===== config.mk =====
export PLATFORM = sky130hd
export DESIGN_NAME = CannyEdge
export DESIGN_NICKNAME = CannyEdge
export VERILOG_FILES = /design/flow/design.v
export SDC_FILE = /design/flow/constraint.sdc
export NUM_CORES = 4
export LEC_CHECK = 0
export CAP_MARGIN = 20
export CORE_MARGIN = 2
export CORE_UTILIZATION = 65
export SLEW_MARGIN = 20

===== constraint.sdc =====
create_clock -name core_clock -period 7.86 [get_ports {clk}]
set_input_delay 1.5720 -clock core_clock [delete_from_list [all_inputs] [get_ports {clk}]]
set_output_delay 1.5720 -clock core_clock [all_outputs]
set_load 0.01 [all_outputs]

===== design.v =====
`timescale 1ns/10ps
module CannyEdge(dAddrRegRow, dAddrRegCol, bWE, bCE, InData, OutData,
	OPMode, bOPEnable, dReadReg, dWriteReg,	clk, rst_b);
	input 	[2:0]						dAddrRegRow, dAddrRegCol;  
	input									bWE, bCE;  
	input 	[8-1:0] 	InData;
	output 	[8-1:0] 	OutData;
	reg     	[8-1:0] 	OutData;
	input 	[2:0]						OPMode;   
	input 								bOPEnable;  
	input 	[3:0]						dReadReg, dWriteReg;
	input									clk, rst_b;
	reg   [8-1:0]			regX[0:24];	 
	reg 	[8-1:0]			regY[0:24];	 
	reg 	[8-1:0]			regZ[0:24];	 
	wire 	[8-1:0]			gf[0:24];	 
	wire signed [31:0]	sobelX[0:8]; 
	wire signed [31:0]	sobelY[0:8]; 
	reg 	[8-1:0]			Out_gf, Out_gradient, Out_direction, Out_bThres;
	parameter 							dThresHigh = 15;
	parameter							dThresLow = 10;
	reg 		[31:0]					tpSum, Sum;
	reg		[1:0]						IntSignal;
	reg signed	 	[31:0] 			Gx, Gy, fGx, fGy, Gxadd, Gyadd, Gxyadd, fGx_t;
	reg signed	[1:0]					dx, dy;
	integer 								i, j, k;
	assign gf[0] =1;  assign gf[1] =3;  assign gf[2]=4;   assign gf[3]=3;   assign gf[4]=1;
	assign gf[5] =3;  assign gf[6] =7;  assign gf[7]=10;  assign gf[8]=7;   assign gf[9]=3;
	assign gf[10]=4;  assign gf[11]=10; assign gf[12]=16; assign gf[13]=10; assign gf[14]=4;
	assign gf[15]=3;  assign gf[16]=7;  assign gf[17]=10; assign gf[18]=7;  assign gf[19]=3;
	assign gf[20]=1;  assign gf[21]=3;  assign gf[22]=4;  assign gf[23]=3;  assign gf[24]=1;
	assign sobelX[0]=-1;	assign sobelX[1]=0; assign sobelX[2]=1;
	assign sobelX[3]=-2;	assign sobelX[4]=0; assign sobelX[5]=2;
	assign sobelX[6]=-1;	assign sobelX[7]=0; assign sobelX[8]=1;
	assign sobelY[0]=1;	assign sobelY[1]=2; assign sobelY[2]=1;
	assign sobelY[3]=0;	assign sobelY[4]=0; assign sobelY[5]=0;
	assign sobelY[6]=-1;	assign sobelY[7]=-2; assign sobelY[8]=-1;
	always @(posedge clk or negedge rst_b)
		begin
			if(!rst_b)
				IntSignal <= 2'b00;
			else if(bCE==1'b0)
				IntSignal <= IntSignal;
			else if(bOPEnable==1'b1)
				IntSignal <= 2'b00;
			else if(OPMode == 0)
				IntSignal <= (IntSignal == 2'b00) ? 2'b01 : (IntSignal == 2'b01) ? 2'b00 : IntSignal;
			else if(OPMode == 1)
				IntSignal <= IntSignal + 2'b01;
			else if(OPMode == 2 || OPMode == 3)
				IntSignal <= (IntSignal == 2'b00) ? 2'b01 : (IntSignal == 2'b01) ? 2'b00 : IntSignal;
			else
				IntSignal <= IntSignal;
		end
	always @(posedge clk)
		begin
			if(!rst_b) 
				begin
				end
			else if(bCE==1'b0 && bWE==1'b0) 
				begin
					if(dWriteReg == 0)
						regX[dAddrRegRow*5+dAddrRegCol] <= InData;
					else if(dWriteReg == 1)
						regY[dAddrRegRow*5+dAddrRegCol] <= InData;
					else if(dWriteReg == 2)
						regZ[dAddrRegRow*5+dAddrRegCol] <= InData;
				end
			else if(bCE==1'b0 && bWE==1'b1)
				begin
					if(dReadReg == 0)
						OutData <= Out_gf;
					else if(dReadReg == 1)
						OutData <= Out_gradient;
					else if(dReadReg == 2)
						OutData <= Out_direction;
					else if(dReadReg == 3)
						OutData <= regX[dAddrRegRow*5+dAddrRegCol];
					else if(dReadReg == 4)
						OutData <= Out_bThres;
				end
			else
				begin
					if(bOPEnable==1'b0)
						begin
							if(OPMode == 0)
								begin
									if(IntSignal == 2'b00)	
										begin
											tpSum = 0;
											for(i=0; i<25; i=i+1)
												begin
													Sum = regX[i]*gf[i];
													tpSum = tpSum + Sum;
												end
										end
									else if(IntSignal == 2'b01) 
										begin
										 Out_gf <= (tpSum>>7);
										end
									else 
										begin
											Out_gf <= Out_gf;
										end
								end
							else if(OPMode == 1)
								begin
									if(IntSignal == 2'b00)	
										begin
											Gx = 0;
											Gy = 0;
											for (j=0; j<3; j=j+1)
												for (k=0; k<3; k=k+1)
													begin
														Gxadd = regX[j*5+k]*sobelX[j*3+k];
														Gx = Gx + Gxadd;
														Gyadd = regX[j*5+k]*sobelY[j*3+k];
														Gy = Gy + Gyadd;
													end 
										end
									else if(IntSignal == 2'b01) 
										begin
											if(Gx<0 && Gy<0)
												begin
													Gxyadd = (-Gx) + (-Gy);
												end
											else if(Gx>0 && Gy<0)
												begin
													Gxyadd = Gx + (-Gy);
												end
											else if(Gx<0 && Gy>0)
												begin
													Gxyadd = (-Gx) + Gy;
												end
											else 
												begin
													Gxyadd = Gx + Gy;
												end
											if(Gxyadd < 0)	Gxyadd = -Gxyadd;
											Out_gradient <= (Gxyadd>>3);
										end	
									else if(IntSignal == 2'b10) 
										begin
											if(Gy < 0)
												begin
													fGx <= -Gx;
													fGy <= -Gy;
												end
											else
												begin
													fGx <= Gx;
													fGy <= Gy;
												end
										end
									else if(IntSignal == 2'b11) 
										begin
											if(fGx >= 0)
												begin
													fGx_t = (5*fGx)>>1;
													if(fGx_t < 0) fGx_t = -fGx_t;
													if(fGy <= (fGx>>1))
														begin
															Out_direction <= 0;
														end
													else if(fGy <= fGx_t)
														begin
															Out_direction <= 45;
														end
													else
														begin
															Out_direction <= 90;
														end
												end
											else  
												begin
													fGx_t = ((-5)*fGx)>>1;
													if(fGx_t < 0) fGx_t = -fGx_t;
													if(fGy <= ((-fGx)>>1))
														begin
															Out_direction <= 0;
														end
													else if(fGy <= fGx_t)
														begin
															Out_direction <= 135;
														end
													else
														begin
															Out_direction <= 90;
														end
												end
										end
								end
							else if(OPMode == 2)
								begin
									if(IntSignal == 2'b00) 
										begin
											if(regY[6] == 0)
												begin
													dx <= 1;
													dy <= 0;
												end
											else if(regY[6] == 45)
												begin
													dx <= 1;
													dy <= -1;
												end
											else if(regY[6] == 90)
												begin
													dx <= 0;
													dy <= -1;
												end
											else 
												begin
													dx <= -1;
													dy <= -1;
												end
										end
									else if(IntSignal == 2'b01) 
										begin
											if(regX[6]>=regX[(1+dy)*5+dx+1] && regX[6]>=regX[(1-dy)*5-dx+1])
												begin
													regX[(1+dy)*5+dx+1] <= 0;
													regX[(1-dy)*5-dx+1] <= 0;
												end
											else
												begin
													regX[6] <= 0;
												end
										end
								end
							else if(OPMode == 3)
								begin
									if(IntSignal == 2'b00) 
										begin
											if(regY[6] == 0)
												begin
													dx <= 0;
													dy <= -1;
												end
											else if(regY[6] == 45)
												begin
													dx <= -1;
													dy <= -1;
												end
											else if(regY[6] == 90)
												begin
													dx <= 1;
													dy <= 0;
												end
											else 
												begin
													dx <= 1;
													dy <= -1;
												end
										end	
									else if(IntSignal == 2'b01) 
										begin
											if(regX[6] >= dThresHigh)		 
												Out_bThres <= 1;
											else if(regX[6] <= dThresLow)		 
												Out_bThres <= 0;
											else					 
												begin
													if(regX[6-5*dy-dx] >= dThresHigh || regX[6+5*dy+dx] >= dThresHigh)
														Out_bThres <= 1;
													else if(regZ[6-5*dy-dx] == 1 || regZ[6+5*dy+dx] == 1)
														Out_bThres <= 1;
													else
														Out_bThres <= 0;
												end
										end
								end
						end	
				end  
		end
endmodule

===== run.sh =====
#!/bin/bash
# the make line also repeats each setting of config.mk as NAME=value (left out here)
make -C /OpenROAD-flow-scripts/flow DESIGN_CONFIG=/design/flow/config.mk WORK_HOME=/design/flow/orfs CLKGATE_MAP_FILE= finish

==> results of run 1 <==
[timing repair]
item | 4_1_cts | 5_1_grt
setup endpoints to repair | 43 | 46
pin swaps | 74 | 119
gates resized | 102 | 147
setup buffers | 34 | 35
[metal layers]
| metal | vias to the layer above | wire, µm |
|---|---|---|
| li1 | 23300 | - |
| met3 | 678 | 26900 |
| met5 | - | 102 |
| met1 | 26500 | 86300 |
| met4 | 14 | 11800 |
| met2 | 3199 | 97200 |
[final cells by class]
type / count / area, µm²
diodes: 16 / 40.0
multi-input cells: 4566 / 47300
well taps: 1380 / 1730
clock inverters: 35 / 409
flip-flops and latches: 636 / 16500
inverters: 1180 / 4440
repair buffers: 565 / 4530
clock buffers: 94 / 2000
fillers: 7122 / 26400
[per-stage QoR]
step                      instances   util  power [µW]
after floorplan                6561      -        8370
after global placement         8274  0.707       11000
after detailed placement       8275  0.707       11200
after CTS                      8432  0.736       14900
after global routing           8463  0.745       16000
final                          8472  0.745       15400
==> flow_metrics.tcl, run 1 <==
# collected from the flow reports
set metrics [dict create \
    slew_violations 0 \
    edf_count 377 \
    r2r_setup_slack_ns -1.09 \
    crit_path_end "Gx[28]" \
    tightest_slew_ns 1.31 \
    place.gp.congestion 1.07 \
    syn_area_per_cell_um2 10.3 \
    rows 118 \
    power-top-group "combinational cells" \
    pwr-share-seq 0.248 \
    cp_top_family "adder cells" \
    grt_pass1_wl_um 333000 \
    synthTopLogicFamily "adder cells" \
    dp_slack_ns -1.17 \
    dieArea_um2 107000 \
    top_usage_layer "met2" \
    path_buffers 6 \
    leakage_uw 0.0352 \
    hold_class "reg -> reg" \
    final_area_um2 77000 \
    check.faults "negative setup slack" \
    vias 53600 \
    fin_skew_ns 0.0494 \
    top_area_frac 0.222 \
    cp_common_cell "fa_1" \
    combinationalPowerShare 0.526 \
    antenna_left 0 \
    max_freq_mhz 112 \
    finalSetupViolations 37 \
    finalHoldViolCount 0 \
    wire_per_inst_um 26.2 \
    synth_async_sr_flop_share 0.00314 \
    vias_per_cell 6.33 \
    place_hpwl_um 175000 \
    clkTransAtPathRegs_ns 0.06 \
    cts_tree "yes" \
    coreArea_um2 103000 \
    grt_max_degree 65 \
    warnings 85 \
    die_w_um 326 \
    p_clk_frac 0.226 \
    pg_seq_uw 3810 \
    synth_seq_share 0.244 \
    cts.sinks 636 \
    ys_sh_xor 0.0500 \
    synthAoiAreaFrac 0.0932 \
    start_kind "register" \
    sw_frac_of_total 0.415 \
    fin_nets 8529 \
    grt_util_met1 0.563 \
    slowest_delay_ns 0.58 \
    yosys_cells 6561 \
    ff_type "edfxtp_1" \
    r2r_end "Gx[28]" \
    grt_util_met3 0.123 \
    drt-initial-drc-count 6060 \
    syn_nets 8068 \
    wl_um 222000 \
    first_pass_iters 7 \
    arrival_ns 9.34 \
    syn_to_final_growth_pct 13.9 \
    synth_top_cell_by_count "inv_1" \
    postCtsHoldBufs 0 \
    synthDistinctLibCells 91 \
    common_cells "1178 x inv_1, 748 x fa_1, 729 x ha_1, 377 x edfxtp_1, 348 x o21ai_0" \
    htreeDepth 3 \
    vdd_ir_drop_max_uv 243 \
    io_pins 38 \
    cts_buffers 73 \
    met2_usage 0.633 \
    finalClockPeriodUsage 1.14 \
    clock_power_uw 3480 \
    insertion_delay_ns 0.69 \
    min_delay_path_depth 0 \
    cp-end-kind "register" \
    drc 0 \
    layout_setup_ws_ns -1.09 \
    yosys-stat-area_um2 67600 \
    clockBufferDepth 3 \
    min_period_ns 8.95 \
    area_leaders "fa_1 22%, edfxtp_1 17%, ha_1 13%" \
    grt_pass1_vias 54200 \
    pg_comb_uw 8090 \
    syn-cell-area_um2 67600 \
    status "finished with violations" \
    cap_violations 0 \
    rsz0062_at_grt "yes" \
    postPlaceCellArea_um2 73000 \
    grt.overflow.total 0 \
    simple_gate_area_frac 0.0984 \
    track_usage 0.419 \
    io_buffers 37 \
    path_max_fanout 2 \
    timing.rr.start "regX[5][5]" \
    die_h_um 326 \
    cp-startpoint "regX[5][5]" \
    cp_slowest_cell "fa_1" \
    min_from "tpSum[9]" \
    mux_share 0.0811 \
    yosysWarnings 1 \
    worstHoldEndpoint "Out_gf[2]" \
    worst_hold_slack_ns 0.419 \
    antenna_found_initial 35 \
    rr_worst_depth 33 \
    fa_ha_area_frac 0.357 \
    cts_root_buffer "clkbuf_16" \
    relSlewSlack 0.125 \
    fp_util 0.654 \
    critPathKind "reg -> reg" \
    synth_area_leader_cell "fa_1" \
    power.density_nw_per_um2 200 \
    numSynthFlops 636 \
    netlist_instances 6561 \
    fin_setup_tns_ns -25.84 \
    required_ns 8.26 \
    p_int_uw 8990 \
    p_sw_uw 6380 \
    path_depth 33 \
]
==> inputs of run 2 (changes only) <==
- CORE_UTILIZATION: 65 -> 71
- CTS_CLUSTER_DIAMETER: not set -> 357
- CTS_CLUSTER_SIZE: not set -> 25
- PLACE_DENSITY: not set -> 0.64
- SETUP_SLACK_MARGIN: not set -> 2.42
- clock period: 7.86 -> 9.28 ns (I/O delays scaled with it)
==> flow_metrics.tcl, run 2 <==
# collected from the flow reports
set metrics [dict create \
    rr_worst_depth 40 \
    p_int_uw 6500 \
    io_pins 38 \
    fin_util 0.777 \
    edf_count 377 \
    cp_slowest_cell "fa_2" \
    pg_comb_uw 6650 \
    hold_class "reg -> reg" \
    worstHoldEndpoint "Out_gf[4]" \
    synthDistinctLibCells 91 \
    area_leaders "fa_1 22%, edfxtp_1 17%, ha_1 13%" \
    io_buffers 37 \
    coreArea_um2 94600 \
    clockBufferDepth 3 \
    syn_nets 8068 \
    grt.overflow.total 0 \
    insertion_delay_ns 0.72 \
    htreeDepth 1 \
    die_w_um 312 \
    cap_violations 0 \
    vias_per_cell 6.63 \
    dpl.cell_count 7801 \
    arrival_ns 9.57 \
    cts_buffers 29 \
    min_period_ns 9.09 \
    netlist_instances 6561 \
    grt_pass1_vias 53800 \
    yosys-stat-area_um2 67600 \
    simple_gate_area_frac 0.0984 \
    tightest_slew_ns 1.28 \
    syn_area_per_cell_um2 10.3 \
    vias 53000 \
    antenna_found_initial 15 \
    fp_util 0.714 \
    vdd_ir_drop_max_uv 505 \
    path_depth 40 \
    stdcell_count 7990 \
    layout_setup_ws_ns 0.186 \
    r2r_end "Gy[20]" \
    fin_nets 8209 \
    rsz0062_at_grt "yes" \
    cts_root_buffer "clkbuf_16" \
    mux_share 0.0811 \
    top_area_frac 0.222 \
    numSynthFlops 636 \
    combinationalPowerShare 0.580 \
    critPathKind "reg -> reg" \
    synth_top_cell_by_count "inv_1" \
    status "timing/DRC/antenna clean" \
    path_max_fanout 4 \
    first_pass_iters 6 \
    wire_per_inst_um 28.1 \
    cts_tree "yes" \
    cp-end-kind "register" \
    synth_area_leader_cell "fa_1" \
    cp_top_family "adder cells" \
    dp_slack_ns 0.0949 \
    synthAoiAreaFrac 0.0932 \
    timing.rr.start "regX[10][4]" \
    power-top-group "combinational cells" \
    drt-initial-drc-count 6176 \
    power.density_nw_per_um2 156 \
    place.gp.congestion 1.09 \
    crit_path_end "Gy[20]" \
    postCtsHoldBufs 0 \
    clkTransAtPathRegs_ns 0.12 \
    relSlewSlack 0.137 \
    start_kind "register" \
    fa_ha_area_frac 0.357 \
    yosysWarnings 1 \
    slowest_delay_ns 0.62 \
    ff_type "edfxtp_1" \
    track_usage 0.455 \
    synthTopLogicFamily "adder cells" \
    pwr-share-seq 0.283 \
    die_h_um 312 \
    sw_frac_of_total 0.433 \
    fin_setup_tns_ns 0 \
    synth_seq_share 0.244 \
    yosys_cells 6561 \
    syn-cell-area_um2 67600 \
    finalClockPeriodUsage 0.980 \
    max_freq_mhz 110 \
    min_delay_path_depth 0 \
    p_sw_uw 4960 \
    drc 0 \
    grt_pass1_wl_um 330000 \
    pg_seq_uw 3240 \
    wl_um 225000 \
    postPlaceCellArea_um2 70200 \
    syn_to_final_growth_pct 8.81 \
    antenna_left 0 \
    required_ns 9.75 \
    slew_violations 0 \
    grt_max_degree 65 \
    warnings 85 \
    rows 113 \
    place_hpwl_um 173000 \
    leakage_uw 0.0329 \
    finalSetupViolations 0 \
    common_cells "1178 x inv_1, 748 x fa_1, 729 x ha_1, 377 x edfxtp_1, 348 x o21ai_0" \
    cts.sinks 636 \
    fin_skew_ns 0.0509 \
    synth_async_sr_flop_share 0.00314 \
    finalHoldViolCount 0 \
    dieArea_um2 97700 \
    r2r_setup_slack_ns 0.19 \
    cp_common_cell "fa_1" \
    path_buffers 13 \
    cp-startpoint "regX[10][4]" \
    p_clk_frac 0.137 \
    ys_sh_xor 0.0500 \
    min_from "tpSum[11]" \
    final_area_um2 73500 \
    clock_power_uw 1570 \
]
run 2: per-layer routing:
layer | track usage | wire (µm)
met5 | 0 | 206
met2 | 0.709 | 100000
met4 | 0.334 | 21600
met1 | 0.545 | 77400
met3 | 0.128 | 25400
run 2: layout make-up:
type / count / area [µm²]
multi-input combinational: 4566 / 47600
fill: 6013 / 21100
sequential: 636 / 16600
inverter: 1180 / 4440
timing repair buffer: 289 / 2400
tap: 1265 / 1580
clock buffer: 49 / 801
clock inverter: 2 / 36.3
antenna: 3 / 7.51
run 2: timing repair:
action | 4_1_cts | 5_1_grt
setup endpoints to repair | 251 | 290
setup buffers | 86 | 49
pin swaps | 134 | 111
gates resized | 182 | 152
run 2: through the flow:
step / total power (µW) / hold WS [ns]
after global routing: 12000 / 0.451
after CTS: 10600 / 0.430
final: 11500 / 0.434
after global placement: 8550 / 0.405
after detailed placement: 8740 / 0.407
after floorplan: 7150 / 0.400
==> inputs of run 3 (changes only) <==
- ABC_AREA: not set -> 1
- CORE_ASPECT_RATIO: not set -> 1.88
- CORE_UTILIZATION: 71 -> 72
- CTS_CLUSTER_DIAMETER: 357 -> not set
- CTS_CLUSTER_SIZE: 25 -> not set
- GPL_ROUTABILITY_DRIVEN: not set -> 0
- HOLD_SLACK_MARGIN: not set -> 0.2
- MAX_ROUTING_LAYER: not set -> met4
- PLACE_DENSITY: 0.64 -> not set
- PLACE_DENSITY_LB_ADDON: not set -> 0.01
- SETUP_SLACK_MARGIN: 2.42 -> 0.46
- clock period: 9.28 -> 10.1 ns (I/O delays scaled with it)
==> flow_metrics.tcl, run 3 <==
# metrics dict for downstream scripts
set metrics [dict create \
    rows 158 \
    synthTopLogicFamily "adder cells" \
    cts.sinks 636 \
    grt.overflow.total 689 \
    mux_share 0.00338 \
    area_leaders "fa_1 21%, edfxtp_1 16%, ha_1 13%" \
    htreeDepth 2 \
    haltStage "global routing (5_1_grt)" \
    synthAoiAreaFrac 0.0817 \
    common_cells "2060 x nand2_1, 1561 x inv_1, 940 x nor2_1, 748 x fa_1, 729 x ha_1" \
    fp_util 0.723 \
    top_area_frac 0.211 \
    dieArea_um2 101000 \
    cts_buffers 59 \
    synth_seq_share 0.233 \
    ys_sh_xor 0.0333 \
    simple_gate_area_frac 0.214 \
    numSynthFlops 636 \
    postCtsSetupBuffers 0 \
    edf_count 377 \
    die_h_um 435 \
    synth_area_leader_cell "fa_1" \
    io_pins 38 \
    dp_slack_ns 0.896 \
    firstError "[ERROR GRT-0116] Global routing finished with congestion. Check the congestion regions in the DRC Viewer." \
    clockBufferDepth 3 \
    syn-cell-area_um2 71000 \
    io_buffers 37 \
    yosys-stat-area_um2 71000 \
    postCtsHoldBufs 0 \
    cts_resized 0 \
    syn_area_per_cell_um2 7.97 \
    status "stopped before the end" \
    fa_ha_area_frac 0.339 \
    yosysWarnings 1 \
    yosys_cells 8912 \
    cts_root_buffer "clkbuf_16" \
    synthDistinctLibCells 65 \
    synth_top_cell_by_count "nand2_1" \
    die_w_um 233 \
    ff_type "edfxtp_1" \
    netlist_instances 8912 \
    track_usage 0.676 \
    syn_nets 10400 \
    coreArea_um2 98300 \
    place_hpwl_um 211000 \
    synth_async_sr_flop_share 0.00314 \
]
run 3: stage by stage:
stage / area (µm²) / util / total power (µW) / std cells
CTS: 75000 / 0.763 / 11400 / 10200
detailed placement: 72900 / 0.742 / 8970 / 10100
global placement: 72900 / 0.742 / 8760 / 10100
floorplan: 71000 / - / 7010 / 8912
run 3: routing by layer:
layer  overflow  track usage
met5          -            -
met4        243        0.677
met3         24        0.448
met2        415        0.893
met1          7        0.632
==> inputs of run 4 (changes only) <==
- CORE_ASPECT_RATIO: 1.88 -> not set
- CORE_UTILIZATION: 72 -> 68
- CTS_CLUSTER_DIAMETER: not set -> 387
- GPL_ROUTABILITY_DRIVEN: 0 -> not set
- HOLD_SLACK_MARGIN: 0.2 -> not set
- MAX_ROUTING_LAYER: met4 -> not set
- PLACE_DENSITY: not set -> 0.6
- PLACE_DENSITY_LB_ADDON: 0.01 -> not set
- SETUP_SLACK_MARGIN: 0.46 -> -0.67
- clock period: 10.1 -> 8.8 ns (I/O delays scaled with it)
==> flow_metrics.tcl, run 4 <==
# collected from the flow reports
set metrics [dict create \
    pg_seq_uw 3410 \
    pg_comb_uw 7320 \
    syn_area_per_cell_um2 7.97 \
    cp_common_cell "fa_1" \
    dp_slack_ns -0.142 \
    fa_ha_area_frac 0.339 \
    fin_skew_ns 0.0534 \
    syn-cell-area_um2 71000 \
    relSlewSlack 0.0738 \
    final_area_um2 76200 \
    rr_worst_depth 31 \
    track_usage 0.442 \
    first_pass_iters 7 \
    top_area_frac 0.211 \
    crit_path_end "Gx[20]" \
    dpl.cell_count 10300 \
    pwr-share-seq 0.244 \
    p_sw_uw 6450 \
    path_buffers 8 \
    postCtsSetupBuffers 0 \
    finalSetupViolations 12 \
    simple_gate_area_frac 0.214 \
    io_pins 38 \
    synth_seq_share 0.233 \
    arrival_ns 9.34 \
    cts_root_buffer "clkbuf_16" \
    min_period_ns 8.97 \
    status "finished with violations" \
    antenna_found_initial 12 \
    cp_slowest_cell "fa_1" \
    clock_power_uw 3260 \
    synthAoiAreaFrac 0.0817 \
    common_cells "2060 x nand2_1, 1561 x inv_1, 940 x nor2_1, 748 x fa_1, 729 x ha_1" \
    grt.overflow.total 0 \
    syn_to_final_growth_pct 7.31 \
    min_from "tpSum[13]" \
    clkTransAtPathRegs_ns 0.06 \
    postPlaceCellArea_um2 73600 \
    htreeDepth 3 \
    clockBufferDepth 3 \
    syn_nets 10400 \
    stdcell_count 10400 \
    ff_type "edfxtp_1" \
    sw_frac_of_total 0.461 \
    required_ns 9.17 \
    vdd_ir_drop_max_uv 179 \
    dieArea_um2 107000 \
    cp-end-kind "register" \
    numSynthFlops 636 \
    postCtsHoldBufs 0 \
    path_depth 31 \
    cts_tree "yes" \
    yosys-stat-area_um2 71000 \
    drt-initial-drc-count 8453 \
    finalHoldViolCount 0 \
    coreArea_um2 103000 \
    check.faults "negative setup slack" \
    finalClockPeriodUsage 1.02 \
    leakage_uw 0.0387 \
    wire_per_inst_um 22.7 \
    vias 63600 \
    synth_async_sr_flop_share 0.00314 \
    combinationalPowerShare 0.523 \
    grt_pass1_wl_um 359000 \
    synth_top_cell_by_count "nand2_1" \
    netlist_instances 8912 \
    r2r_setup_slack_ns -0.17 \
    synthDistinctLibCells 65 \
    synthTopLogicFamily "adder cells" \
    p_clk_frac 0.233 \
    drc 0 \
    cts_resized 0 \
    slowest_delay_ns 0.67 \
    hold_class "reg -> reg" \
    synth_area_leader_cell "fa_1" \
    cts_buffers 74 \
    timing.rr.start "regX[5][2]" \
    vias_per_cell 6.10 \
    grt_max_degree 210 \
    insertion_delay_ns 0.68 \
    worstHoldEndpoint "Out_gf[6]" \
    ys_sh_xor 0.0333 \
    rows 118 \
    yosys_cells 8912 \
    die_w_um 327 \
    die_h_um 327 \
    cap_violations 0 \
    place_hpwl_um 185000 \
    max_freq_mhz 112 \
    tightest_slew_ns 1.39 \
    yosysWarnings 1 \
    min_delay_path_depth 0 \
    mux_share 0.00338 \
    power-top-group "combinational cells" \
    cp-startpoint "regX[5][2]" \
    r2r_end "Gx[20]" \
    final.fill_count 7887 \
    wl_um 237000 \
    p_int_uw 7550 \
    worst_hold_slack_ns 0.417 \
    grt_pass1_vias 62000 \
    edf_count 377 \
    fin_nets 10500 \
    fp_util 0.686 \
    path_max_fanout 5 \
    antenna_left 0 \
    cp_top_family "adder cells" \
    critPathKind "reg -> reg" \
    layout_setup_ws_ns -0.167 \
    warnings 85 \
    start_kind "register" \
    cts.sinks 636 \
    io_buffers 37 \
    area_leaders "fa_1 21%, edfxtp_1 16%, ha_1 13%" \
    slew_violations 0 \
    place.gp.congestion 1.08 \
    power.density_nw_per_um2 184 \
]
## run 4: stage by stage
stage	setup TNS [ns]	utilization	total power (µW)
CTS	-0.937	0.736	13700
global placement	0	0.711	10200
global route	-12.33	0.736	14700
floorplan	0	-	8050
detailed placement	-0.608	0.711	10400
finish	-1.13	0.736	14000
## run 4: routing by layer
layer	GRT usage	share of wire
met5	0	0.00046
met4	0.208	0.058
met3	0.140	0.14
met2	0.655	0.42
met1	0.593	0.38
## run 4: cell type report
class                           instances  area (µm²)  share of cell area
Timing Repair Buffer                  195        1610              0.0212
Inverter                             1575        5920              0.0777
Clock buffer                           87        1930              0.0253
Sequential cell                       636       16500               0.217
Antenna cell                            6        15.0            0.000197
Tap cell                             1380        1730              0.0227
Clock inverter                         49         633             0.00831
Multi-Input combinational cell       6496       47800               0.628
==> inputs of run 5 (changes only) <==
- CAP_MARGIN: 20 -> 40
- CORE_ASPECT_RATIO: not set -> 1.88
- CORE_UTILIZATION: 68 -> 72
- CTS_CLUSTER_DIAMETER: 387 -> 383
- GPL_ROUTABILITY_DRIVEN: not set -> 0
- HOLD_SLACK_MARGIN: not set -> 0.2
- MAX_ROUTING_LAYER: not set -> met4
- PLACE_DENSITY: 0.6 -> not set
- PLACE_DENSITY_LB_ADDON: not set -> 0.01
- SETUP_SLACK_MARGIN: -0.67 -> 0.46
- clock period: 8.8 -> 9.88 ns (I/O delays scaled with it)
==> flow_metrics.tcl, run 5 <==
# metrics dict for downstream scripts
set metrics [dict create \
    grt.overflow.total 791 \
    ff_type "edfxtp_1" \
    die_w_um 233 \
    fp_util 0.723 \
    cts_buffers 59 \
    simple_gate_area_frac 0.214 \
    synthAoiAreaFrac 0.0817 \
    haltStage "global routing (5_1_grt)" \
    io_pins 38 \
    mux_share 0.00338 \
    track_usage 0.679 \
    postCtsHoldBufs 0 \
    synth_top_cell_by_count "nand2_1" \
    syn_area_per_cell_um2 7.97 \
    yosysWarnings 1 \
    synth_seq_share 0.233 \
    status "stopped before the end" \
    die_h_um 435 \
    ys_sh_xor 0.0333 \
    synth_async_sr_flop_share 0.00314 \
    yosys-stat-area_um2 71000 \
    io_buffers 37 \
    coreArea_um2 98300 \
    numSynthFlops 636 \
    area_leaders "fa_1 21%, edfxtp_1 16%, ha_1 13%" \
    yosys_cells 8912 \
    cts_resized 0 \
    dp_slack_ns 0.610 \
    postCtsSetupBuffers 0 \
    cts.sinks 636 \
    place_hpwl_um 212000 \
    syn_nets 10400 \
    netlist_instances 8912 \
    synthDistinctLibCells 65 \
    htreeDepth 2 \
    dpl.cell_count 10100 \
    fa_ha_area_frac 0.339 \
    edf_count 377 \
    firstError "[ERROR GRT-0116] Global routing finished with congestion. Check the congestion regions in the DRC Viewer." \
    syn-cell-area_um2 71000 \
    rows 158 \
    synth_area_leader_cell "fa_1" \
    common_cells "2060 x nand2_1, 1561 x inv_1, 940 x nor2_1, 748 x fa_1, 729 x ha_1" \
    synthTopLogicFamily "adder cells" \
    top_area_frac 0.211 \
    dieArea_um2 101000 \
    clockBufferDepth 3 \
    cts_root_buffer "clkbuf_16" \
]
run 5: routing by layer:
metal / global-route usage / overflow
met5: - / -
met4: 0.673 / 240
met3: 0.449 / 27
met2: 0.899 / 509
met1: 0.637 / 15
run 5: stage by stage:
stage / hold WS [ns] / instance area [µm²] / total power (µW) / util
after global placement: 0.401 / 72900 / 8970 / 0.742
after CTS: 0.421 / 75100 / 11600 / 0.764
after floorplan: 0.400 / 71000 / 7170 / -
after detailed placement: 0.416 / 73000 / 9170 / 0.743
==> inputs of run 6 (changes only) <==
- ABC_AREA: 1 -> not set
- CAP_MARGIN: 40 -> 5
- CORE_ASPECT_RATIO: 1.88 -> 0.99
- CTS_CLUSTER_DIAMETER: 383 -> 94
- GPL_ROUTABILITY_DRIVEN: 0 -> not set
- HOLD_SLACK_MARGIN: 0.2 -> -0.06
- PLACE_DENSITY: not set -> 0.65
- PLACE_DENSITY_LB_ADDON: 0.01 -> not set
- clock period: 9.88 -> 8.77 ns (I/O delays scaled with it)
==> flow_metrics.tcl, run 6 <==
# collected from the flow reports
set metrics [dict create \
    grt_util_met3 0.156 \
    met2_usage 0.714 \
    track_usage 0.485 \
    grt_max_degree 70 \
    synthDistinctLibCells 91 \
    synthAoiAreaFrac 0.0932 \
    area_leaders "fa_1 22%, edfxtp_1 17%, ha_1 13%" \
    top_usage_layer "met2" \
    first_pass_iters 10 \
    combinationalPowerShare 0.519 \
    arrival_ns 9.97 \
    cts.sinks 636 \
    min_period_ns 9.55 \
    hold_class "reg -> reg" \
    clockBufferDepth 3 \
    syn-cell-area_um2 67600 \
    warnings 85 \
    antenna_left 0 \
    cts_root_buffer "clkbuf_16" \
    sw_frac_of_total 0.434 \
    finalHoldViolCount 0 \
    drt-initial-drc-count 7871 \
    rr_worst_depth 35 \
    p_clk_frac 0.226 \
    pg_seq_uw 3430 \
    status "finished with violations" \
    fin_util 0.805 \
    r2r_setup_slack_ns -0.78 \
    rsz0062_at_grt "yes" \
    place_hpwl_um 174000 \
    path_depth 35 \
    power-top-group "combinational cells" \
    grt_pass1_vias 55300 \
    syn_area_per_cell_um2 10.3 \
    min_delay_path_depth 0 \
    grt_util_met1 0.605 \
    ff_type "edfxtp_1" \
    p_int_uw 7620 \
    htreeDepth 3 \
    drc 0 \
    die_w_um 312 \
    yosysWarnings 1 \
    place.gp.congestion 1.09 \
    syn_to_final_growth_pct 10.6 \
    dpl.cell_count 7891 \
    cap_violations 0 \
    cp_top_family "adder cells" \
    ys_sh_xor 0.0500 \
    max_freq_mhz 105 \
    antenna_found_initial 26 \
    stdcell_count 8105 \
    cp_slowest_cell "fa_1" \
    finalClockPeriodUsage 1.09 \
    path_buffers 9 \
    cp-end-kind "register" \
    cp-startpoint "regX[10][3]" \
    path_max_fanout 5 \
    yosys_cells 6561 \
    pg_comb_uw 6980 \
    yosys-stat-area_um2 67600 \
    layout_setup_ws_ns -0.785 \
    synth_top_cell_by_count "inv_1" \
    vdd_ir_drop_max_uv 334 \
    syn_nets 8068 \
    final_area_um2 74700 \
    timing.rr.start "regX[10][3]" \
    die_h_um 309 \
    synth_area_leader_cell "fa_1" \
    fin_nets 8285 \
    slowest_delay_ns 0.58 \
    start_kind "register" \
    check.faults "negative setup slack" \
    cts_buffers 70 \
    rows 111 \
    postCtsHoldBufs 0 \
    fin_skew_ns 0.0453 \
    grt_pass1_wl_um 337000 \
    required_ns 9.18 \
    fp_util 0.728 \
    wl_um 237000 \
    fa_ha_area_frac 0.357 \
    crit_path_end "Gy[27]" \
    worst_hold_slack_ns 0.419 \
    relSlewSlack 0.117 \
    cts_tree "yes" \
    vias_per_cell 6.90 \
    synthTopLogicFamily "adder cells" \
    tightest_slew_ns 1.32 \
    edf_count 377 \
    insertion_delay_ns 0.70 \
    pwr-share-seq 0.255 \
    critPathKind "reg -> reg" \
    min_from "tpSum[9]" \
    vias 55900 \
    clock_power_uw 3040 \
    power.density_nw_per_um2 180 \
    grt.overflow.total 0 \
    postPlaceCellArea_um2 70900 \
    coreArea_um2 92800 \
    io_buffers 37 \
    mux_share 0.0811 \
    simple_gate_area_frac 0.0984 \
    top_area_frac 0.222 \
    p_sw_uw 5830 \
    cp_common_cell "fa_1" \
    leakage_uw 0.0337 \
    common_cells "1178 x inv_1, 748 x fa_1, 729 x ha_1, 377 x edfxtp_1, 348 x o21ai_0" \
    io_pins 38 \
    worstHoldEndpoint "Out_gf[2]" \
    netlist_instances 6561 \
    wire_per_inst_um 29.2 \
    finalSetupViolations 29 \
    slew_violations 0 \
    dieArea_um2 96300 \
    synth_async_sr_flop_share 0.00314 \
    numSynthFlops 636 \
    clkTransAtPathRegs_ns 0.06 \
    synth_seq_share 0.244 \
    r2r_end "Gy[27]" \
]
## run 6: what timing repair did
action                     CTS  global route
pin swaps                   76            84
setup buffers               27            31
resized                    102           141
setup endpoints to repair   36            40
## run 6: through the flow
stage               total power [µW]  setup WS, ns  setup TNS, ns
finish                         13400        -0.785          -8.90
floorplan                       7470        0.0161              0
global route                   13900        -0.915         -13.99
global placement                9240        -0.120         -0.422
CTS                            12600        -0.165         -0.690
detailed placement              9470        -0.343          -2.65
## run 6: cell type report
type / instances / area, µm²
sequential: 636 / 16500
clock inverter: 41 / 464
fill: 5385 / 18100
timing repair buffer: 324 / 2650
inverter: 1180 / 4440
tap: 1243 / 1560
antenna: 28 / 70.1
multi-input combinational: 4566 / 47100
clock buffer: 87 / 1840
## run 6: per-layer routing
metal,share of wire,wire length [µm],vias to the layer above
met5,0,0,-
met4,0.076,18000,0
met3,0.14,34000,1325
met2,0.43,102000,4601
met1,0.35,82100,27200
li1,-,-,22800
==> inputs of run 7 (changes only) <==
- CAP_MARGIN: 5 -> 0
- CORE_ASPECT_RATIO: 0.99 -> 0.71
- CTS_CLUSTER_DIAMETER: 94 -> 79
- HOLD_SLACK_MARGIN: -0.06 -> not set
- MAX_ROUTING_LAYER: met4 -> not set
- PLACE_DENSITY: 0.65 -> not set
- SETUP_SLACK_MARGIN: 0.46 -> -0.61
- clock period: 8.77 -> 7.86 ns (I/O delays scaled with it)
==> flow_metrics.tcl, run 7 <==
# collected from the flow reports
set metrics [dict create \
    path_max_fanout 3 \
    max_freq_mhz 109 \
    place.gp.congestion 1.09 \
    finalHoldViolCount 0 \
    cp_top_family "adder cells" \
    start_kind "register" \
    die_h_um 262 \
    syn_area_per_cell_um2 10.3 \
    p_sw_uw 6360 \
    layout_setup_ws_ns -1.35 \
    leakage_uw 0.0346 \
    clockBufferDepth 3 \
    grt_max_degree 70 \
    cap_violations 0 \
    ff_type "edfxtp_1" \
    cp_slowest_cell "fa_2" \
    pwr-share-seq 0.252 \
    htreeDepth 3 \
    cp_common_cell "inv_2" \
    rows 94 \
    cp-startpoint "regX[10][4]" \
    combinationalPowerShare 0.526 \
    mux_share 0.0811 \
    vias_per_cell 6.54 \
    finalClockPeriodUsage 1.17 \
    syn-cell-area_um2 67600 \
    arrival_ns 9.64 \
    antenna_found_initial 15 \
    track_usage 0.450 \
    r2r_setup_slack_ns -1.35 \
    yosysWarnings 1 \
    slowest_delay_ns 0.62 \
    fin_skew_ns 0.0639 \
    p_int_uw 8750 \
    clkTransAtPathRegs_ns 0.06 \
    wire_per_inst_um 26.3 \
    power-top-group "combinational cells" \
    path_depth 37 \
    p_clk_frac 0.222 \
    insertion_delay_ns 0.69 \
    numSynthFlops 636 \
    hold_class "reg -> reg" \
    total_power_uw 15100 \
    cts_buffers 67 \
    relSlewSlack 0.106 \
    status "finished with violations" \
    critPathKind "reg -> reg" \
    io_pins 38 \
    dieArea_um2 96300 \
    power.density_nw_per_um2 200 \
    crit_path_end "Gy[30]" \
    syn_to_final_growth_pct 11.8 \
    area_leaders "fa_1 22%, edfxtp_1 17%, ha_1 13%" \
    grt_pass1_vias 53600 \
    synthAoiAreaFrac 0.0932 \
    cp-end-kind "register" \
    die_w_um 368 \
    wl_um 217000 \
    drc 0 \
    synth_seq_share 0.244 \
    vias 54000 \
    slew_violations 0 \
    fin_nets 8468 \
    edf_count 377 \
    final.fill_count 5529 \
    timing.rr.start "regX[10][4]" \
    worstHoldEndpoint "Out_gf[7]" \
    synth_top_cell_by_count "inv_1" \
    finalSetupViolations 45 \
    min_delay_path_depth 0 \
    io_buffers 37 \
    grt_pass1_wl_um 323000 \
    min_period_ns 9.21 \
    path_buffers 10 \
    pg_seq_uw 3810 \
    top_area_frac 0.222 \
    drt-initial-drc-count 7185 \
    first_pass_iters 9 \
    clock_power_uw 3360 \
    synth_async_sr_flop_share 0.00314 \
    cts_tree "yes" \
    min_from "tpSum[14]" \
    fin_setup_tns_ns -33.59 \
    fp_util 0.728 \
    warnings 85 \
    check.faults "negative setup slack" \
    required_ns 8.29 \
    netlist_instances 6561 \
    synthTopLogicFamily "adder cells" \
    grt.overflow.total 0 \
    synth_area_leader_cell "fa_1" \
    yosys_cells 6561 \
    rr_worst_depth 37 \
    yosys-stat-area_um2 67600 \
    cts_root_buffer "clkbuf_16" \
    ys_sh_xor 0.0500 \
    simple_gate_area_frac 0.0984 \
    fa_ha_area_frac 0.357 \
    place_hpwl_um 169000 \
    syn_nets 8068 \
    pg_comb_uw 7950 \
    cts.sinks 636 \
    vdd_ir_drop_max_uv 426 \
    tightest_slew_ns 1.34 \
    coreArea_um2 92800 \
    rsz0062_at_grt "yes" \
    r2r_end "Gy[30]" \
    common_cells "1178 x inv_1, 748 x fa_1, 729 x ha_1, 377 x edfxtp_1, 348 x o21ai_0" \
    synthDistinctLibCells 91 \
    antenna_left 0 \
    sw_frac_of_total 0.421 \
]
==> run 7: through the flow <==
| step | hold slack, ns | utilization | area [µm²] | setup WS (ns) | cells |
|---|---|---|---|---|---|
| 6_report | 0.417 | 0.814 | 75500 | -1.35 | 8260 |
| 4_1_cts | 0.420 | 0.809 | 75100 | -1.02 | 8242 |
| 3_3_place_gp | 0.405 | 0.781 | 72500 | -0.957 | 8111 |
| 5_1_grt | 0.428 | 0.814 | 75500 | -1.60 | 8259 |
| 3_5_place_dp | 0.409 | 0.781 | 72500 | -1.12 | 8111 |
| 2_1_floorplan | 0.400 | - | 67800 | -0.894 | 6561 |
==> run 7: cell type report <==
type | instances | area (µm²) | area share
diodes | 3 | 7.51 | 0.0000994
clock buffers | 78 | 1730 | 0.0229
clock inverters | 39 | 509 | 0.00674
inverters | 1180 | 4430 | 0.0587
multi-input cells | 4566 | 46700 | 0.619
flip-flops and latches | 636 | 16500 | 0.219
well taps | 1248 | 1560 | 0.0207
repair buffers | 510 | 4020 | 0.0532
==> run 7: repair_timing <==
item | in CTS | in global routing
buffers inserted | 21 | 23
resized | 54 | 100
gates cloned | 0 | 0
hold buffers | 0 | 0
endpoints found under the setup margin | 24 | 39
pin swaps | 52 | 113
==> run 7: metal layers <==
| layer | global-route usage | part of all wire | vias up |
|---|---|---|---|
| met4 | 0.154 | 0.041 | 20 |
| met2 | 0.634 | 0.41 | 3958 |
| met5 | 0.00962 | 0.0013 | - |
| li1 | - | - | 23100 |
| met3 | 0.185 | 0.16 | 674 |
| met1 | 0.632 | 0.39 | 26200 |
==> inputs of run 8 (changes only) <==
- CAP_MARGIN: 0 -> 5
- CORE_ASPECT_RATIO: 0.71 -> not set
- CTS_CLUSTER_DIAMETER: 79 -> 94
- PLACE_DENSITY: not set -> 0.63
- SETUP_SLACK_MARGIN: -0.61 -> 1.36
- clock period: 7.86 -> 9.25 ns (I/O delays scaled with it)
==> flow_metrics.tcl, run 8 <==
# collected from the flow reports
set metrics [dict create \
    place.gp.congestion 1.13 \
    arrival_ns 9.68 \
    die_w_um 310 \
    vdd_ir_drop_max_uv 354 \
    synth_top_cell_by_count "inv_1" \
    timing.rr.start "regX[5][4]" \
    p_clk_frac 0.239 \
    pg_comb_uw 6090 \
    path_depth 31 \
    ff_type "edfxtp_1" \
    syn_nets 8068 \
    slowest_delay_ns 0.66 \
    leakage_uw 0.0336 \
    r2r_end "Gx[30]" \
    synth_seq_share 0.244 \
    grt_util_met3 0.166 \
    final_area_um2 74500 \
    syn_area_per_cell_um2 10.3 \
    synthAoiAreaFrac 0.0932 \
    synthTopLogicFamily "adder cells" \
    cts.sinks 636 \
    top_area_frac 0.222 \
    clockBufferDepth 3 \
    dieArea_um2 96300 \
    place_hpwl_um 167000 \
    p_sw_uw 5000 \
    antenna_left 0 \
    first_pass_iters 10 \
    fa_ha_area_frac 0.357 \
    yosys-stat-area_um2 67600 \
    syn_to_final_growth_pct 10.2 \
    r2r_setup_slack_ns -0.01 \
    postPlaceCellArea_um2 70200 \
    cts_buffers 68 \
    tightest_slew_ns 1.31 \
    dpl.cell_count 7795 \
    cp-end-kind "register" \
    drc 0 \
    combinationalPowerShare 0.496 \
    cts_root_buffer "clkbuf_16" \
    mux_share 0.0811 \
    start_kind "register" \
    p_int_uw 7280 \
    clkTransAtPathRegs_ns 0.06 \
    htreeDepth 3 \
    area_leaders "fa_1 22%, edfxtp_1 17%, ha_1 13%" \
    pwr-share-seq 0.265 \
    cp-startpoint "regX[5][4]" \
    path_buffers 4 \
    finalHoldViolCount 0 \
    wire_per_inst_um 27.4 \
    wl_um 220000 \
    fp_util 0.725 \
    io_buffers 37 \
    cp_slowest_cell "fa_2" \
    max_freq_mhz 108 \
    yosys_cells 6561 \
    netlist_instances 6561 \
    check.faults "negative setup slack" \
    numSynthFlops 636 \
    cap_violations 0 \
    required_ns 9.67 \
    relSlewSlack 0.127 \
    rows 112 \
    met2_usage 0.708 \
    power.density_nw_per_um2 165 \
    min_delay_path_depth 0 \
    slew_violations 0 \
    pg_seq_uw 3260 \
    synthDistinctLibCells 91 \
    min_period_ns 9.26 \
    sw_frac_of_total 0.407 \
    synth_async_sr_flop_share 0.00314 \
    edf_count 377 \
    grt_util_met1 0.517 \
    postCtsHoldBufs 0 \
    syn-cell-area_um2 67600 \
    power-top-group "combinational cells" \
    antenna_found_initial 17 \
    ys_sh_xor 0.0500 \
    crit_path_end "Gx[30]" \
    insertion_delay_ns 0.67 \
    warnings 85 \
    status "finished with violations" \
    clock_power_uw 2930 \
    finalClockPeriodUsage 1.00 \
    min_from "tpSum[8]" \
    yosysWarnings 1 \
    io_pins 38 \
    grt_max_degree 65 \
    layout_setup_ws_ns -0.0136 \
    grt_pass1_vias 53700 \
    simple_gate_area_frac 0.0984 \
    grt_pass1_wl_um 322000 \
    coreArea_um2 93200 \
    finalSetupViolations 1 \
    worstHoldEndpoint "Out_gf[1]" \
    common_cells "1178 x inv_1, 748 x fa_1, 729 x ha_1, 377 x edfxtp_1, 348 x o21ai_0" \
    total_power_uw 12300 \
    track_usage 0.459 \
    critPathKind "reg -> reg" \
    cts_tree "yes" \
    top_usage_layer "met2" \
    path_max_fanout 4 \
    rsz0062_at_grt "yes" \
    hold_class "reg -> reg" \
    cp_top_family "adder cells" \
    stdcell_count 8024 \
    fin_nets 8210 \
    synth_area_leader_cell "fa_1" \
    rr_worst_depth 31 \
    drt-initial-drc-count 5748 \
    vias_per_cell 6.62 \
    grt.overflow.total 0 \
    die_h_um 310 \
    vias 53100 \
    fin_skew_ns 0.0515 \
]
[run 8: metal layers]
| metal | up-vias | share of wire |
|---|---|---|
| li1 | 22600 | - |
| met1 | 25600 | 0.33 |
| met2 | 3509 | 0.45 |
| met3 | 1274 | 0.12 |
| met4 | 16 | 0.10 |
| met5 | - | 0.00077 |
[run 8: metrics by stage]
stage	setup WS [ns]	hold slack [ns]	setup TNS, ns	util
6_report	-0.0136	0.418	-0.0136	0.799
5_1_grt	-0.237	0.426	-1.37	0.799
4_1_cts	0.296	0.420	0	0.788
3_5_place_dp	0.0807	0.414	0	0.753
3_3_place_gp	0.195	0.407	0	0.753
2_1_floorplan	0.497	0.400	0	-
[run 8: area by class of cell]
cell class / count / area, µm²
timing repair buffer: 251 / 2090
fill: 5807 / 18700
tap: 1254 / 1570
multi-input combinational: 4566 / 47400
clock inverter: 39 / 532
inverter: 1180 / 4440
clock buffer: 86 / 1870
sequential: 636 / 16600
antenna: 12 / 30.0
[run 8: timing repair]
| action | in CTS | in global routing |
|---|---|---|
| gates resized | 145 | 127 |
| setup endpoints to repair | 46 | 46 |
| pin swaps | 118 | 114 |
| buffers inserted | 39 | 52 |
==> inputs of run 9 (changes only) <==
- CAP_MARGIN: 5 -> 30
- CORE_ASPECT_RATIO: not set -> 0.71
- CTS_CLUSTER_DIAMETER: 94 -> 79
- PLACE_DENSITY: 0.63 -> not set
- SETUP_SLACK_MARGIN: 1.36 -> -0.61
- clock period: 9.25 -> 7.74 ns (I/O delays scaled with it)
==> flow_metrics.tcl, run 9 <==
# collected from the flow reports
set metrics [dict create \
    status "finished with violations" \
    check.faults "negative setup slack" \
    syn_nets 8068 \
    max_freq_mhz 103 \
    fp_util 0.728 \
    min_delay_path_depth 0 \
    slew_violations 0 \
    layout_setup_ws_ns -1.93 \
    pg_seq_uw 3870 \
    total_power_uw 16300 \
    combinationalPowerShare 0.538 \
    worstHoldEndpoint "Out_gf[4]" \
    first_pass_iters 9 \
    cts_tree "yes" \
    coreArea_um2 92800 \
    cp_top_family "adder cells" \
    antenna_left 0 \
    required_ns 8.16 \
    slowest_delay_ns 0.72 \
    ys_sh_xor 0.0500 \
    htreeDepth 3 \
    min_from "tpSum[11]" \
    edf_count 377 \
    final_area_um2 76700 \
    ff_type "edfxtp_1" \
    finalClockPeriodUsage 1.25 \
    synthTopLogicFamily "adder cells" \
    finalSetupViolations 48 \
    cts.sinks 636 \
    syn_area_per_cell_um2 10.3 \
    grt.overflow.total 0 \
    syn-cell-area_um2 67600 \
    path_max_fanout 4 \
    io_pins 38 \
    dp_slack_ns -1.42 \
    dpl.cell_count 8145 \
    die_w_um 368 \
    postPlaceCellArea_um2 72800 \
    cts_root_buffer "clkbuf_16" \
    mux_share 0.0811 \
    relSlewSlack 0.214 \
    insertion_delay_ns 0.71 \
    finalHoldViolCount 0 \
    cap_violations 0 \
    path_depth 34 \
    synthAoiAreaFrac 0.0932 \
    cp_common_cell "fa_1" \
    p_sw_uw 7020 \
    synth_area_leader_cell "fa_1" \
    hold_class "reg -> reg" \
    grt_max_degree 70 \
    pwr-share-seq 0.237 \
    crit_path_end "Gx[30]" \
    min_period_ns 9.67 \
    clockBufferDepth 3 \
    p_int_uw 9330 \
    r2r_setup_slack_ns -1.93 \
    fin_util 0.827 \
    sw_frac_of_total 0.429 \
    cts_buffers 68 \
    clock_power_uw 3680 \
    place_hpwl_um 177000 \
    rr_worst_depth 34 \
    synth_seq_share 0.244 \
    grt_pass1_wl_um 340000 \
    fin_skew_ns 0.0644 \
    synth_top_cell_by_count "inv_1" \
    pg_comb_uw 8800 \
    yosys-stat-area_um2 67600 \
    synth_async_sr_flop_share 0.00314 \
    cp-startpoint "regX[5][6]" \
    tightest_slew_ns 1.18 \
    power-top-group "combinational cells" \
    drc 0 \
    cp-end-kind "register" \
    antenna_found_initial 18 \
    warnings 85 \
    arrival_ns 10.10 \
    common_cells "1178 x inv_1, 748 x fa_1, 729 x ha_1, 377 x edfxtp_1, 348 x o21ai_0" \
    syn_to_final_growth_pct 13.5 \
    critPathKind "reg -> reg" \
    numSynthFlops 636 \
    clkTransAtPathRegs_ns 0.06 \
    track_usage 0.477 \
    area_leaders "fa_1 22%, edfxtp_1 17%, ha_1 13%" \
    die_h_um 262 \
    fa_ha_area_frac 0.357 \
    vias 56700 \
    yosysWarnings 1 \
    vdd_ir_drop_max_uv 448 \
    vias_per_cell 6.81 \
    place.gp.congestion 1.06 \
    cp_slowest_cell "fa_1" \
    wire_per_inst_um 28.7 \
    r2r_end "Gx[30]" \
    yosys_cells 6561 \
    fin_nets 8522 \
    top_area_frac 0.222 \
    path_buffers 9 \
    io_buffers 37 \
    timing.rr.start "regX[5][6]" \
    simple_gate_area_frac 0.0984 \
    grt_pass1_vias 55600 \
    netlist_instances 6561 \
    drt-initial-drc-count 8711 \
    wl_um 239000 \
    leakage_uw 0.0351 \
    rsz0062_at_grt "yes" \
    start_kind "register" \
    power.density_nw_per_um2 213 \
    rows 94 \
    dieArea_um2 96300 \
    stdcell_count 8331 \
    synthDistinctLibCells 91 \
    p_clk_frac 0.225 \
]
[run 9: layer usage]
metal,up-vias,global-route usage,share of wire
met3,1176,0.215,0.17
met2,4933,0.681,0.41
met4,22,0.188,0.058
met5,-,0.00962,0.0014
met1,27300,0.637,0.36
li1,23300,-,-
[run 9: area by class of cell]
type | instances | area, µm²
Multi-Input combinational cell | 4566 | 47200
Sequential cell | 636 | 16500
Fill cell | 4977 | 16100
Timing Repair Buffer | 563 | 4510
Inverter | 1180 | 4430
Clock buffer | 87 | 1840
Tap cell | 1248 | 1560
Clock inverter | 39 | 607
Antenna cell | 12 | 30.0
[run 9: through the flow]
| stage | hold WS [ns] | setup TNS (ns) |
|---|---|---|
| floorplan | 0.400 | -16.69 |
| global placement | 0.403 | -26.10 |
| detailed placement | 0.412 | -35.29 |
| CTS | 0.419 | -33.82 |
| global route | 0.432 | -60.23 |
| finish | 0.427 | -51.21 |
[run 9: timing repair]
action	CTS	global route
setup endpoints to repair	34	44
resized	94	136
setup buffers	47	31
hold buffers	0	0
pin swaps	103	124
==> inputs of run 10 (changes only) <==
- ABC_AREA: not set -> 0
- CAP_MARGIN: 30 -> 20
- CORE_ASPECT_RATIO: 0.71 -> 1.9
- CORE_UTILIZATION: 72 -> 69
- CTS_CLUSTER_DIAMETER: 79 -> 225
- MIN_ROUTING_LAYER: not set -> met1
- PLACE_DENSITY: not set -> 0.88
- SETUP_SLACK_MARGIN: -0.61 -> not set
- clock period: 7.74 -> 13.3 ns (I/O delays scaled with it)
==> flow_metrics.tcl, run 10 <==
# metrics dict for downstream scripts
set metrics [dict create \
    yosys_cells 6561 \
    ys_sh_xor 0.0500 \
    status "stopped before the end" \
    io_buffers 37 \
    synth_async_sr_flop_share 0.00314 \
    haltStage "global routing (5_1_grt)" \
    cts.sinks 636 \
    synth_seq_share 0.244 \
    synthTopLogicFamily "adder cells" \
    synthAoiAreaFrac 0.0932 \
    cts_root_buffer "clkbuf_16" \
    mux_share 0.0811 \
    syn-cell-area_um2 67600 \
    fa_ha_area_frac 0.357 \
    clockBufferDepth 3 \
    numSynthFlops 636 \
    postCtsSetupBuffers 0 \
    io_pins 38 \
    edf_count 377 \
    cts_buffers 57 \
    grt.overflow.total 112 \
    netlist_instances 6561 \
    die_w_um 231 \
    die_h_um 435 \
    place.gp.congestion 1.16 \
    area_leaders "fa_1 22%, edfxtp_1 17%, ha_1 13%" \
    synth_area_leader_cell "fa_1" \
    cts_resized 0 \
    postCtsHoldBufs 0 \
    simple_gate_area_frac 0.0984 \
    place_hpwl_um 205000 \
    dieArea_um2 101000 \
    synthDistinctLibCells 91 \
    common_cells "1178 x inv_1, 748 x fa_1, 729 x ha_1, 377 x edfxtp_1, 348 x o21ai_0" \
    track_usage 0.585 \
    ff_type "edfxtp_1" \
    syn_nets 8068 \
    fp_util 0.695 \
    rows 158 \
    synth_top_cell_by_count "inv_1" \
    firstError "[ERROR GRT-0116] Global routing finished with congestion. Check the congestion regions in the DRC Viewer." \
    htreeDepth 2 \
    coreArea_um2 97300 \
    syn_area_per_cell_um2 10.3 \
    yosysWarnings 1 \
    yosys-stat-area_um2 67600 \
    top_area_frac 0.222 \
]
run 10: per-stage QoR:
stage | worst slack (ns) | hold slack [ns] | cells | instance area, µm² | util
CTS | 3.09 | 0.430 | 7900 | 71600 | 0.736
detailed placement | 3.17 | 0.405 | 7792 | 69700 | 0.716
global placement | 3.42 | 0.405 | 7791 | 69600 | 0.716
floorplan | 4.15 | 0.400 | 6561 | 67600 | -
run 10: layer usage:
metal	GRT usage	overflow
met4	0.670	52
met3	0.277	0
met5	0.0376	0
met1	0.529	0
met2	0.886	60
==> inputs of run 11 (changes only) <==
- ABC_AREA: 0 -> not set
- CORE_ASPECT_RATIO: 1.9 -> not set
- CORE_UTILIZATION: 69 -> 40
- CTS_CLUSTER_DIAMETER: 225 -> not set
- MIN_ROUTING_LAYER: met1 -> not set
- PLACE_DENSITY: 0.88 -> 0.6
- SETUP_SLACK_MARGIN: not set -> 0.42
- clock period: 13.3 -> 10.4 ns (I/O delays scaled with it)
==> flow_metrics.tcl, run 11 <==
# collected from the flow reports
set metrics [dict create \
    total_power_uw 10700 \
    power.density_nw_per_um2 146 \
    grt_pass1_vias 50300 \
    path_depth 31 \
    seqCellArea_um2 16500 \
    grt_max_degree 70 \
    antenna_found_initial 14 \
    syn_nets 8068 \
    clockBufferDepth 3 \
    critPathKind "reg -> reg" \
    worstHoldEndpoint "Out_gf[7]" \
    die_h_um 415 \
    wl_um 212000 \
    die_w_um 415 \
    timing.rr.start "regX[5][4]" \
    power-top-group "combinational cells" \
    area_leaders "fa_1 22%, edfxtp_1 17%, ha_1 13%" \
    wire_per_inst_um 23.9 \
    mux_share 0.0811 \
    rr_worst_depth 31 \
    finalSetupViolations 0 \
    vias_per_cell 5.59 \
    grt.overflow.total 0 \
    yosys-stat-area_um2 67600 \
    slew_violations 0 \
    finalHoldViolCount 0 \
    status "timing/DRC/antenna clean" \
    fin_skew_ns 0.0611 \
    fin_setup_tns_ns 0 \
    cts.sinks 636 \
    cp_common_cell "fa_1" \
    pwr-share-seq 0.270 \
    numSynthFlops 636 \
    path_buffers 6 \
    fin_nets 8089 \
    crit_path_end "Gx[31]" \
    slowest_delay_ns 0.66 \
    vias 49500 \
    dp_slack_ns 0.283 \
    path_max_fanout 10 \
    io_pins 38 \
    relSlewSlack 0.137 \
    synth_seq_share 0.244 \
    synthTopLogicFamily "adder cells" \
    io_buffers 37 \
    p_clk_frac 0.263 \
    htreeDepth 3 \
    min_from "tpSum[14]" \
    syn_area_per_cell_um2 10.3 \
    synthAoiAreaFrac 0.0932 \
    r2r_setup_slack_ns 0.88 \
    track_usage 0.247 \
    ys_sh_xor 0.0500 \
    yosysWarnings 1 \
    start_kind "register" \
    clock_power_uw 2820 \
    insertion_delay_ns 0.72 \
    required_ns 10.84 \
    cts_root_buffer "clkbuf_16" \
    rsz0062_at_grt "yes" \
    postCtsHoldBufs 0 \
    first_pass_iters 7 \
    rows 150 \
    netlist_instances 6561 \
    edf_count 377 \
    max_freq_mhz 105 \
    synth_async_sr_flop_share 0.00314 \
    tightest_slew_ns 1.29 \
    drc 0 \
    combinationalPowerShare 0.467 \
    cp-end-kind "register" \
    top_area_frac 0.222 \
    simple_gate_area_frac 0.0984 \
    pg_comb_uw 5000 \
    cap_violations 0 \
    warnings 82 \
    leakage_uw 0.0328 \
    hold_class "reg -> reg" \
    synthDistinctLibCells 91 \
    arrival_ns 9.96 \
    antenna_left 0 \
    dieArea_um2 172000 \
    coreArea_um2 167000 \
    ff_type "edfxtp_1" \
    cts_tree "yes" \
    p_sw_uw 4420 \
    finalClockPeriodUsage 0.916 \
    final.fill_count 15900 \
    r2r_end "Gx[31]" \
    fa_ha_area_frac 0.357 \
    syn_to_final_growth_pct 8.83 \
    min_delay_path_depth 0 \
    synth_area_leader_cell "fa_1" \
    min_period_ns 9.52 \
    cts_buffers 75 \
    synth_top_cell_by_count "inv_1" \
    comb_area_um2 46100 \
    layout_setup_ws_ns 0.876 \
    cp-startpoint "regX[5][4]" \
    drt-initial-drc-count 4325 \
    cp_slowest_cell "fa_2" \
    fp_util 0.404 \
    worst_hold_slack_ns 0.432 \
    clkTransAtPathRegs_ns 0.06 \
    place_hpwl_um 171000 \
    yosys_cells 6561 \
    sw_frac_of_total 0.412 \
    pg_seq_uw 2900 \
    syn-cell-area_um2 67600 \
    vdd_ir_drop_max_uv 245 \
    place.gp.congestion 1.03 \
    grt_pass1_wl_um 320000 \
    p_int_uw 6300 \
    cp_top_family "adder cells" \
    common_cells "1178 x inv_1, 748 x fa_1, 729 x ha_1, 377 x edfxtp_1, 348 x o21ai_0" \
]
run 11: timing repair:
| item | 4_1_cts | 5_1_grt |
|---|---|---|
| endpoints found under the setup margin | 4 | 19 |
| resized | 2 | 28 |
| buffers inserted | 0 | 3 |
| pin swaps | 0 | 5 |
run 11: stage by stage:
step	util	area (µm²)	cells
2_1_floorplan	-	67600	6561
3_3_place_gp	0.423	70800	8706
3_5_place_dp	0.423	70800	8706
4_1_cts	0.438	73400	8843
5_1_grt	0.439	73500	8847
6_report	0.439	73500	8849
run 11: layout make-up:
class,instances,share of cell area
multi-input combinational,4566,0.627
sequential,636,0.225
inverter,1180,0.0602
tap,2204,0.0375
clock buffer,91,0.0269
timing repair buffer,123,0.0142
clock inverter,46,0.00900
antenna,3,0.000102
run 11: layer usage:
metal / routed length [µm] / track usage / vias up
met1: 91800 / 0.342 / 24800
met5: 40 / 0 / -
met2: 93200 / 0.381 / 1882
met3: 17100 / 0.0482 / 410
met4: 9590 / 0.0998 / 6
li1: - / - / 22400
==> inputs of run 12 (changes only) <==
- CORE_ASPECT_RATIO: not set -> 0.6
- CORE_UTILIZATION: 40 -> 66
- MAX_ROUTING_LAYER: not set -> met4
- PLACE_DENSITY: 0.6 -> not set
- SETUP_SLACK_MARGIN: 0.42 -> 0.46
- clock period: 10.4 -> 8.77 ns (I/O delays scaled with it)
==> flow_metrics.tcl, run 12 <==
# collected from the flow reports
set metrics [dict create \
    p_sw_uw 5730 \
    min_delay_path_depth 0 \
    pg_comb_uw 7080 \
    edf_count 377 \
    coreArea_um2 101000 \
    yosys-stat-area_um2 67600 \
    area_leaders "fa_1 22%, edfxtp_1 17%, ha_1 13%" \
    synthTopLogicFamily "adder cells" \
    simple_gate_area_frac 0.0984 \
    fa_ha_area_frac 0.357 \
    first_pass_iters 8 \
    cp-end-kind "register" \
    p_clk_frac 0.215 \
    pg_seq_uw 3420 \
    common_cells "1178 x inv_1, 748 x fa_1, 729 x ha_1, 377 x edfxtp_1, 348 x o21ai_0" \
    dpl.cell_count 7999 \
    cts_buffers 60 \
    synth_async_sr_flop_share 0.00314 \
    vias_per_cell 6.44 \
    io_pins 38 \
    layout_setup_ws_ns -0.368 \
    max_freq_mhz 109 \
    cp_common_cell "fa_1" \
    p_int_uw 7650 \
    syn_nets 8068 \
    wire_per_inst_um 27.1 \
    wl_um 221000 \
    rsz0062_at_grt "yes" \
    cts.sinks 636 \
    sw_frac_of_total 0.428 \
    cp_top_family "adder cells" \
    cts_root_buffer "clkbuf_16" \
    place_hpwl_um 178000 \
    arrival_ns 9.53 \
    synthDistinctLibCells 91 \
    cts_tree "yes" \
    start_kind "register" \
    clkTransAtPathRegs_ns 0.07 \
    drt-initial-drc-count 7028 \
    warnings 85 \
    synth_area_leader_cell "fa_1" \
    check.faults "negative setup slack" \
    htreeDepth 2 \
    insertion_delay_ns 0.73 \
    leakage_uw 0.0337 \
    min_from "tpSum[13]" \
    stdcell_count 8169 \
    timing.rr.start "regX[10][2]" \
    rows 90 \
    finalHoldViolCount 0 \
    finalClockPeriodUsage 1.04 \
    synth_seq_share 0.244 \
    crit_path_end "Gy[30]" \
    clockBufferDepth 3 \
    seqCellArea_um2 16500 \
    fin_skew_ns 0.0912 \
    mux_share 0.0811 \
    min_period_ns 9.14 \
    die_h_um 252 \
    rr_worst_depth 32 \
    yosysWarnings 1 \
    fin_nets 8281 \
    finalSetupViolations 9 \
    clock_power_uw 2880 \
    r2r_setup_slack_ns -0.37 \
    numSynthFlops 636 \
    syn_to_final_growth_pct 10.3 \
    ff_type "edfxtp_1" \
    final.fill_count 6979 \
    tightest_slew_ns 1.21 \
    die_w_um 417 \
    path_max_fanout 6 \
    cap_violations 0 \
    combinationalPowerShare 0.529 \
    r2r_end "Gy[30]" \
    yosys_cells 6561 \
    worstHoldEndpoint "Out_gf[6]" \
    track_usage 0.434 \
    slowest_delay_ns 0.57 \
    dieArea_um2 105000 \
    ys_sh_xor 0.0500 \
    relSlewSlack 0.193 \
    comb_area_um2 47000 \
    syn-cell-area_um2 67600 \
    pwr-share-seq 0.256 \
    drc 0 \
    hold_class "reg -> reg" \
    power-top-group "combinational cells" \
    power.density_nw_per_um2 179 \
    path_depth 32 \
    critPathKind "reg -> reg" \
    antenna_found_initial 8 \
    grt_max_degree 70 \
    io_buffers 37 \
    grt_pass1_wl_um 327000 \
    grt_pass1_vias 51200 \
    slew_violations 0 \
    syn_area_per_cell_um2 10.3 \
    vdd_ir_drop_max_uv 397 \
    synthAoiAreaFrac 0.0932 \
    grt.overflow.total 0 \
    path_buffers 7 \
    status "finished with violations" \
    required_ns 9.16 \
    netlist_instances 6561 \
    dp_slack_ns -0.214 \
    place.gp.congestion 1.06 \
    synth_top_cell_by_count "inv_1" \
    cp_slowest_cell "fa_1" \
    fp_util 0.669 \
    cp-startpoint "regX[10][2]" \
    top_area_frac 0.222 \
    vias 52600 \
    antenna_left 0 \
]
run 12: repair_timing:
action | in CTS | in global routing
resized | 61 | 132
pin swaps | 61 | 100
hold buffers | 0 | 0
hold endpoints to repair | 0 | 0
gates cloned | 0 | 0
setup endpoints to repair | 35 | 42
setup buffers | 23 | 23
run 12: routing by layer:
metal  vias to the layer above  global-route usage  part of all wire
met2                      3468               0.536              0.38
met3                       377               0.210              0.18
met4                         0              0.0793             0.020
met1                     25900               0.641              0.43
li1                      22800                   -                 -
met5                         -                   -                 0
run 12: layout make-up:
class,count,share of cell area
antenna,11,0.000369
clock buffer,68,0.0208
clock inverter,44,0.00754
inverter,1180,0.0595
multi-input combinational,4566,0.631
sequential,636,0.222
tap,1334,0.0224
timing repair buffer,330,0.0365
run 12: metrics by stage:
stage | area (µm²) | TNS [ns] | hold slack, ns | util | power (µW)
after floorplan | 67900 | 0 | 0.400 | - | 7470
after global placement | 71100 | -0.207 | 0.400 | 0.704 | 9650
after detailed placement | 71200 | -1.20 | 0.410 | 0.705 | 9800
after CTS | 73700 | -0.472 | 0.425 | 0.730 | 12800
after global routing | 74500 | -7.40 | 0.424 | 0.738 | 13900
final | 74500 | -2.19 | 0.418 | 0.738 | 13400
Power figures rest on the tool's default switching activity, not on a simulated workload.
